Setup of build 24:
==> flow/design.v (excerpt) <==
module atan
(
    input                       clk         ,
    input                       rst_n       ,
    input                       trig        ,
    output                      vld         ,
    input       signed  [16:0]  para_in     ,
    output  reg signed  [11:0]  atany            
);
reg                     run_latch   ;
reg             [3:0]   cnt         ;
reg     signed  [18:0]  tmp1        ;
reg     signed  [18:0]  tmp2        ;
wire    signed  [19:0]  y0          ;
reg     signed  [19:0]  xr          ;
reg     signed  [19:0]  yr          ;
reg     signed  [19:0]  x2          ;
reg     signed  [19:0]  y2          ;
always @(posedge clk or negedge rst_n)
begin
    if (!rst_n)
        run_latch <= 1'b0;
    else
    begin
        if (trig)
            run_latch <= 1'b1;
        else if (cnt == 4'd9)
            run_latch <= 1'b0;
    end
end
always @(posedge clk or negedge rst_n)
begin
    if (!rst_n)
        cnt <= 4'd0;
    else
    begin
        if (run_latch)
            cnt <= cnt + 4'd1;
        else
            cnt <= 4'd0;
    end
end
assign vld = (cnt == 4'd10);
assign y0 = para_in<<2;
always @(*)
begin
    if (run_latch)
    begin
        case(cnt)
            4'd0:
            begin
                tmp1 = y2>>>1;
                tmp2 = x2>>>1;
            end
            4'd1:
            begin
                tmp1 = y2>>>2;
                tmp2 = x2>>>2;
            end
            4'd2:
            begin
                tmp1 = y2>>>3;
                tmp2 = x2>>>3;
            end
            4'd3:
            begin
                tmp1 = y2>>>4;
                tmp2 = x2>>>4;
  ...
Size: roughly 1400 cells after synthesis, about 57 flip-flops, roughly 33 I/O pins, ~10000 µm² of cells after synthesis.
export LEC_CHECK = 0
export ABC_AREA = 0
export CAP_MARGIN = 20
export CELL_PAD_IN_SITES_GLOBAL_PLACEMENT = 3
export CORE_ASPECT_RATIO = 0.5
export CORE_MARGIN = 2
export CORE_UTILIZATION = 40
export CTS_CLUSTER_DIAMETER = 208
export CTS_CLUSTER_SIZE = 99
export GPL_ROUTABILITY_DRIVEN = 0
export PLACE_DENSITY_LB_ADDON = 0.3
export SLEW_MARGIN = 20
export TNS_END_PERCENT = 20
create_clock -name core_clock -period 6.0 [get_ports {clk}]
run.sh (not shown) runs the stock make flow with config.mk's settings and CLKGATE_MAP_FILE=.
[inputs] build 72 vs build 24
Settings: removing GPL_ROUTABILITY_DRIVEN (formerly 0); setting HOLD_SLACK_MARGIN to -0.09 for the first time; removing PLACE_DENSITY_LB_ADDON (formerly 0.3); changing CTS_CLUSTER_DIAMETER from 208 to 116; removing CORE_ASPECT_RATIO (formerly 0.5); removing CELL_PAD_IN_SITES_GLOBAL_PLACEMENT (formerly 3); changing TNS_END_PERCENT from 20 to 15.
[summary]
Cmp build 24 and build 72 / first-pass GRT wire length / higher: build 24
Build 72 vs. build 24: number of standard cells in the layout, taps in and fillers out -about 1.1%; worst setup margin now sits lower.
Setup changes, build 72 to build 88
Settings: ABC_AREA: 0 -> unset; CTS_CLUSTER_SIZE: 99 -> unset; HOLD_SLACK_MARGIN: -0.09 -> unset; TNS_END_PERCENT: 15 -> unset; CTS_CLUSTER_DIAMETER: 116 -> unset; CORE_UTILIZATION: 40 -> 66; PLACE_DENSITY: unset -> 0.35; the clock period (ns, I/O delays scaled along): 6.0 -> 5.16.
==> comparison <==
- Total vias in the final route: build 88 and build 72 compared, lower one is build 72
- Number of flip-flops and latches: build 88 vs build 72 identical
- Core utilization (build 88 over build 72): increase, 30 points
- Global-route wire length before repair came out lower on build 88 than on build 72.
- Build 88 reached the end of the flow, and the finished layout is clean on the timing, design-rule and antenna checks.
- In the reports for build 88 and build 72, the larger placed standard-cell area belongs to build 88.
- Delta (build 88 minus build 72): average wire per standard cell grew by about 3%; final instance count without filler cells shrank by 6.7%.


Setup of job 6387:
atan again, from the RTL that the note above started with.
==> flow/config.mk <==
export PLATFORM = sky130hd
export DESIGN_NAME = atan
export DESIGN_NICKNAME = atan
export VERILOG_FILES = /design/flow/design.v
export SDC_FILE = /design/flow/constraint.sdc
export NUM_CORES = 4
export LEC_CHECK = 0
export ABC_AREA = 1
export CAP_MARGIN = 20
export CORE_MARGIN = 2
export CORE_UTILIZATION = 40
export CTS_CLUSTER_DIAMETER = 208
export CTS_CLUSTER_SIZE = 99
export GPL_ROUTABILITY_DRIVEN = 0
export PLACE_DENSITY_LB_ADDON = 0.3
export SLEW_MARGIN = 20
export TNS_END_PERCENT = 20
==> flow/constraint.sdc <==
create_clock -name core_clock -period 6.0 [get_ports {clk}]
set_input_delay 1.2000 -clock core_clock [delete_from_list [all_inputs] [get_ports {clk}]]
set_output_delay 1.2000 -clock core_clock [all_outputs]
set_load 0.01 [all_outputs]
What job 3861 does differently from job 6387 at the input level:
# job 6387
export LEC_CHECK = 0
export ABC_AREA = 1
export CAP_MARGIN = 20
export CORE_MARGIN = 2
export CORE_UTILIZATION = 40
export CTS_CLUSTER_DIAMETER = 208
export CTS_CLUSTER_SIZE = 99
export GPL_ROUTABILITY_DRIVEN = 0
export PLACE_DENSITY_LB_ADDON = 0.3
export SLEW_MARGIN = 20
export TNS_END_PERCENT = 20
create_clock -name core_clock -period 6.0 [get_ports {clk}]
# job 3861
export LEC_CHECK = 0
export CAP_MARGIN = 20
export CORE_MARGIN = 2
export CORE_UTILIZATION = 40
export SLEW_MARGIN = 20
create_clock -name core_clock -period 5.7 [get_ports {clk}]
### Flow results
Job 6387 and job 3861 ended up with nearly the same total of flip-flops plus latches after synthesis. Job 3861 vs job 6387 — post-route non-filler standard cell count dropped 427. Job 3861 ends up with a clock skew that is 0.0061 ns higher than in job 6387. The vertical die size reported for job 3861 is smaller than that of job 6387 by about 2%. Re number of cells upsized or downsized after cts: no difference whatsoever between job 6387 and job 3861.
Relative to job 3861, the following input files were edited for job 1697:
# job 3861
export LEC_CHECK = 0
export CAP_MARGIN = 20
export CORE_MARGIN = 2
export CORE_UTILIZATION = 40
export SLEW_MARGIN = 20
create_clock -name core_clock -period 5.7 [get_ports {clk}]
# job 1697
export LEC_CHECK = 0
export CAP_MARGIN = 20
export CORE_MARGIN = 2
export CORE_UTILIZATION = 59
export SETUP_SLACK_MARGIN = 0.98
export SLEW_MARGIN = 20
create_clock -name core_clock -period 4.06 [get_ports {clk}]
--- outcome ---
Seen in the log of job 1697: GRT-0232 during 5_1_grt, after which the run never completed. As of job 1697, final weighted congestion in routability-driven placement had risen by more than 10% compared to job 3861. The chip height in job 3861 is 1.2 times that in job 1697. Reported for job 3861 and job 1697, adder-cell share of the synthesized area turned out identical to the last digit. Compared with job 3861, job 1697 shows a number of placed instances with taps included that is 187 higher. Job 1697 vs job 3861: area of the die down in job 1697. Of job 3861 and job 1697, job 1697 shows the lower floorplan core area, with job 3861 above it. Going from job 3861 to job 1697, area after synthesis comparable, total nets after synthesis comparable, hold buffer count at CTS comparable.
### job 1697 -> job 8816
# job 1697
export LEC_CHECK = 0
export CAP_MARGIN = 20
export CORE_MARGIN = 2
export CORE_UTILIZATION = 59
export SETUP_SLACK_MARGIN = 0.98
export SLEW_MARGIN = 20
create_clock -name core_clock -period 4.06 [get_ports {clk}]
# job 8816
export LEC_CHECK = 0
export CAP_MARGIN = 20
export CORE_MARGIN = 2
export CORE_UTILIZATION = 57
export SLEW_MARGIN = 20
create_clock -name core_clock -period 5.7 [get_ports {clk}]
Results
Job 8816 | stages: all done | timing, DRC, antenna: all pass
Job 1697 did not run to completion, as it errored out during 5_1_grt.
Any difference in number of sinks handled by clock tree synthesis between job 8816 and job 1697 is small enough to ignore.
As far as synthesized cell count goes, job 8816 and job 1697 are indistinguishable; the numbers are identical.
Area of the chip, job 1697 and job 8816: higher on job 8816
Net count of the mapped netlist: job 1697 vs job 8816, no meaningful difference
Inputs modified between job 8816 and job 2814:
# job 8816
export LEC_CHECK = 0
export CAP_MARGIN = 20
export CORE_MARGIN = 2
export CORE_UTILIZATION = 57
export SLEW_MARGIN = 20
create_clock -name core_clock -period 5.7 [get_ports {clk}]
# job 2814
export LEC_CHECK = 0
export ABC_AREA = 1
export CAP_MARGIN = 20
export CORE_MARGIN = 2
export CORE_UTILIZATION = 68
export SLEW_MARGIN = 20
export TNS_END_PERCENT = 15
create_clock -name core_clock -period 4.83 [get_ports {clk}]
Findings:
A cell with the biggest individual delay on the critical path of sky130_fd_sc_hd__a2111oi_1 is what job 8816 shows, while sky130_fd_sc_hd__dfrtp_2 belongs to job 2814.
Data arrival time of the critical path is lower on job 2814
Job 2814 — sequential share of layout area 0.64 points lower, job 8816 as reference


## run A
atan again, from the RTL that the note above started with.
clock: 4.28 ns
lec_check: 0
abc_area: 1
cap_margin: 40
cell_pad_in_sites_detail_placement: 0
core_aspect_ratio: 0.6
core_margin: 10
core_utilization: 51
cts_cluster_size: 73
gpl_routability_driven: 0
gpl_timing_driven: 0
hold_slack_margin: 0.19
min_routing_layer: met2
place_density: 0.66
setup_slack_margin: 0.28
slew_margin: 10
tns_end_percent: 70
No final results exist for run A, since it was stopped by error GRT-0116 during 5_1_grt.
diff inputs: run A => run B
- changing CORE_MARGIN from 10 to 2
- removing CELL_PAD_IN_SITES_DETAIL_PLACEMENT (formerly 0)
- removing HOLD_SLACK_MARGIN (formerly 0.19)
- changing SLEW_MARGIN from 10 to 20
- removing CORE_ASPECT_RATIO (formerly 0.6)
- removing SETUP_SLACK_MARGIN (formerly 0.28)
- removing TNS_END_PERCENT (formerly 70)
- setting CTS_CLUSTER_DIAMETER to 41 for the first time
- removing GPL_TIMING_DRIVEN (formerly 0)
- setting PLACE_DENSITY_LB_ADDON to 0.21 for the first time
- removing CTS_CLUSTER_SIZE (formerly 73)
- removing PLACE_DENSITY (formerly 0.66)
- removing GPL_ROUTABILITY_DRIVEN (formerly 0)
- changing CORE_UTILIZATION from 51 to 72
- changing CAP_MARGIN from 40 to 20
- removing MIN_ROUTING_LAYER (formerly met2)
- changing the clock period (ns, I/O delays scaled along) from 4.28 to 4.84
==> results <==
Status: number of hold buffers added after cts parity (run A, run B)
The buffers inserted during post-CTS setup optimization reported for run B is smaller than that of run A by 66.
Run A → run B: number of sinks driven by the clock tree flat; post-placement worst setup slack up 890 ps; initial core utilization up 21 points; die size down 11000 sq um; adder-cell area share of the yosys netlist flat.
Cell area after technology mapping delta (run A -> run B): insignificant
Comparing run B against run A, there is no change at all in synthesized cell count.
Run B reached the final stage; the timing, design-rule and antenna checks on its layout passed.
Sort run A and run B by final HPWL from detailed placement asc -> top: run B
--- input diff run B..run C ---
- PLACE_DENSITY now 0.73, previously not set
- SETUP_SLACK_MARGIN now -0.18, previously not set
- CTS_CLUSTER_DIAMETER now 57, was 41
- CTS_CLUSTER_SIZE now 49, previously not set
- PLACE_DENSITY_LB_ADDON no longer set, was 0.21
- the clock period (ns, I/O delays scaled along) now 3.14, was 4.84
Findings:
Run C did not finish; a tool error ended it in 3_5_place_dp. Diff run B..run C | number of top-level pins | unchanged. As far as area fraction in compound gates is concerned, run B and run C perform about the same. Comparing run B against run C, there is no change at all in area fraction in full adders, half adders and majority gates. Diff run C..run B | area after synthesis | unchanged. Re core outline area: no difference whatsoever between run B and run C. Re die size: no difference whatsoever between run B and run C. Diff run B -> run C: mean cell area of the mapped netlist closely matched the old numbers, effective utilization at floorplan saw little to no change. Re sequential-to-total area share from yosys stat: no difference whatsoever between run B and run C. Relative to run B, the final weighted congestion in routability-driven placement of run C is lower by 7.9%. Re synthesized cell count: no difference whatsoever between run C and run B.


## 12-24
atan again, from the RTL that the note above started with.
export LEC_CHECK = 0
export CAP_MARGIN = 10
export CORE_ASPECT_RATIO = 1.19
export CORE_MARGIN = 2
export CORE_UTILIZATION = 39
export CTS_CLUSTER_SIZE = 62
export GPL_ROUTABILITY_DRIVEN = 0
export GPL_TIMING_DRIVEN = 0
export HOLD_SLACK_MARGIN = 0.19
export PLACE_DENSITY = 0.66
export SETUP_SLACK_MARGIN = 0.24
export SLEW_MARGIN = 10
export TNS_END_PERCENT = 70
create_clock -name core_clock -period 6.12 [get_ports {clk}]
[inputs] 05-23 vs 12-24
# 12-24
export LEC_CHECK = 0
export CAP_MARGIN = 10
export CORE_ASPECT_RATIO = 1.19
export CORE_MARGIN = 2
export CORE_UTILIZATION = 39
export CTS_CLUSTER_SIZE = 62
export GPL_ROUTABILITY_DRIVEN = 0
export GPL_TIMING_DRIVEN = 0
export HOLD_SLACK_MARGIN = 0.19
export PLACE_DENSITY = 0.66
export SETUP_SLACK_MARGIN = 0.24
export SLEW_MARGIN = 10
export TNS_END_PERCENT = 70
create_clock -name core_clock -period 6.12 [get_ports {clk}]
# 05-23
export LEC_CHECK = 0
export CAP_MARGIN = 20
export CORE_MARGIN = 2
export CORE_UTILIZATION = 68
export SETUP_SLACK_MARGIN = 1.28
export SLEW_MARGIN = 20
create_clock -name core_clock -period 4.48 [get_ports {clk}]
==> results <==
For 05-23, the flow was terminated by a tool error in global routing and produced no final design. Compare 05-23 and 12-24 | post-place setup slack higher: 05-23. Against 12-24, 05-23 reports a count of standard-cell rows that is lower. Comparing 05-23 against 12-24, there is no change at all in synthesized cell area. Area of the chip went down by more than a quarter going from 12-24 to 05-23.


== run 1 ==
atan again, from the RTL that the note above started with.
==> flow/design.v (excerpt) <==
module atan
(
    input                       clk         ,
    input                       rst_n       ,
    input                       trig        ,
    output                      vld         ,
    input       signed  [16:0]  para_in     ,
    output  reg signed  [11:0]  atany            
);
Settings: LEC_CHECK=0, ABC_AREA=0, CAP_MARGIN=20, CORE_MARGIN=2, CORE_UTILIZATION=40, CTS_CLUSTER_DIAMETER=210, CTS_CLUSTER_SIZE=99, GPL_ROUTABILITY_DRIVEN=0, HOLD_SLACK_MARGIN=-0.09, SETUP_SLACK_MARGIN=-0.29, SLEW_MARGIN=20, TNS_END_PERCENT=15; clock period 6.0 ns.
Run 1 went all the way through synthesis, placement and routing and the layout is clean on timing, DRC and antenna.
Input changes introduced in run 2 (baseline for comparison: run 1):
Settings: a deleted ABC_AREA that had been 0; a deleted TNS_END_PERCENT that had been 15; a change of CORE_UTILIZATION from 40 to 68; a deleted HOLD_SLACK_MARGIN that had been -0.09; a deleted SETUP_SLACK_MARGIN that had been -0.29; a deleted GPL_ROUTABILITY_DRIVEN that had been 0; a deleted CTS_CLUSTER_SIZE that had been 99; a deleted CTS_CLUSTER_DIAMETER that had been 210; a change of the clock period (ns, I/O delays scaled along) from 6.0 to 8.24.
Run 2: PASS, flow complete, no timing, DRC or antenna violations
Chip area in run 2 is 40% lower than in run 1
Taking run 1 as the reference, in run 2 fill cell instance count of the final layout down 1329, area added between synthesis and finish down 3.6 points.
Setup changes, run 2 to run 3
Settings: putting PLACE_DENSITY at 0.35 where nothing was set; putting SETUP_SLACK_MARGIN at 0.88 where nothing was set; putting ABC_AREA at 1 where nothing was set; putting CTS_CLUSTER_DIAMETER at 57 where nothing was set; putting CTS_CLUSTER_SIZE at 49 where nothing was set; swapping 68 for 70 in CORE_UTILIZATION; swapping 8.24 for 3.1 in the clock period (ns, I/O delays scaled along).
==> results <==
Run 3: it failed during 3_5_place_dp, and the tool reported DPL-0033.
Lower chip height among run 2 and run 3: run 2
Compared to run 2, run 3 has overall chip area about 1.2% higher.
Area fraction in xor and xnor cells: run 3 < run 2
Count of mapped cells out of synthesis (run 2 / run 3): 0.77
Run 3: AND-OR/OR-AND share of the synthesized area is 12 points lower than what run 2 reported.
Main combinational cell family by area after synthesis = AND-OR/OR-AND gates: run 2; main combinational cell family by area after synthesis = simple AND/OR/NAND/NOR gates: run 3


== north ==
atan again, from the RTL that the note above started with.
==> flow/config.mk <==
export PLATFORM = sky130hd
export DESIGN_NAME = atan
export DESIGN_NICKNAME = atan
export VERILOG_FILES = /design/flow/design.v
export SDC_FILE = /design/flow/constraint.sdc
export NUM_CORES = 4
export LEC_CHECK = 0
export ABC_AREA = 1
export CAP_MARGIN = 20
export CORE_MARGIN = 2
export CORE_UTILIZATION = 72
export CTS_CLUSTER_DIAMETER = 41
export CTS_CLUSTER_SIZE = 13
export HOLD_SLACK_MARGIN = 0.24
export PLACE_DENSITY_LB_ADDON = 0.21
export SLEW_MARGIN = 20
==> flow/constraint.sdc <==
create_clock -name core_clock -period 4.03 [get_ports {clk}]
set_input_delay 0.8060 -clock core_clock [delete_from_list [all_inputs] [get_ports {clk}]]
set_output_delay 0.8060 -clock core_clock [all_outputs]
set_load 0.01 [all_outputs]
north is listed as incomplete: the tool reported an error in global routing and the run ended there.
Relative to north, the following input files were edited for south:
Settings: a change of CORE_UTILIZATION from 72 to 40; a deleted ABC_AREA that had been 1; a deleted HOLD_SLACK_MARGIN that had been 0.24; a deleted CTS_CLUSTER_SIZE that had been 13; a deleted PLACE_DENSITY_LB_ADDON that had been 0.21; a deleted CTS_CLUSTER_DIAMETER that had been 41; a change of the clock period (ns, I/O delays scaled along) from 4.03 to 6.0.
Findings:
Both conditions hold for south: the flow ran to the end and the final layout passed the timing, design-rule and antenna checks.
From north to south, count of port buffers added during placement did not move at all.
south vs north, top logic cell family in the synthesized netlist: AND-OR/OR-AND gates vs simple AND/OR/NAND/NOR gates
south vs. north: full die area +about 70%; synthesized instance count -425.
Relative to south, the following input files were edited for east:
Settings: SETUP_SLACK_MARGIN: unset -> -0.29; CORE_ASPECT_RATIO: unset -> 0.5; ABC_AREA: unset -> 0; CTS_CLUSTER_SIZE: unset -> 99; CELL_PAD_IN_SITES_GLOBAL_PLACEMENT: unset -> 3; GPL_ROUTABILITY_DRIVEN: unset -> 0; TNS_END_PERCENT: unset -> 15; HOLD_SLACK_MARGIN: unset -> 0.28; PLACE_DENSITY_LB_ADDON: unset -> 0.29; CORE_UTILIZATION: 40 -> 39; CTS_CLUSTER_DIAMETER: unset -> 210.
Findings:
In summary, east completed successfully, with a layout that passed the timing, design-rule and antenna checks.
east vs south: first-pass GRT wire length up by a few percent
east: data required time of the worst path 0.04 ns below south
Worst hold slack delta (east − south): favourable
From south to east the numbers moved as follows: routed via count divided by cell count went down; area added between synthesis and finish did not really move.
Input-level comparison between west and east:
Settings: CTS_CLUSTER_SIZE no longer set, was 99; CAP_MARGIN now 5, was 20; ABC_AREA no longer set, was 0; CORE_ASPECT_RATIO no longer set, was 0.5; PLACE_DENSITY_LB_ADDON no longer set, was 0.29; SETUP_SLACK_MARGIN no longer set, was -0.29; TNS_END_PERCENT no longer set, was 15; HOLD_SLACK_MARGIN no longer set, was 0.28; CELL_PAD_IN_SITES_GLOBAL_PLACEMENT now 2, was 3; CTS_CLUSTER_DIAMETER no longer set, was 210; GPL_ROUTABILITY_DRIVEN no longer set, was 0.
==> results <==
east → west: layout-stage area growth over the synthesis result saw an increase; fraction of the mapped netlist area in simple logic gates held; setup slack after layout saw an increase; detailed route wirelength on metal2 rose by 15%; violation tally from detailed-route iteration zero decreased by 479 relative to the old numbers.
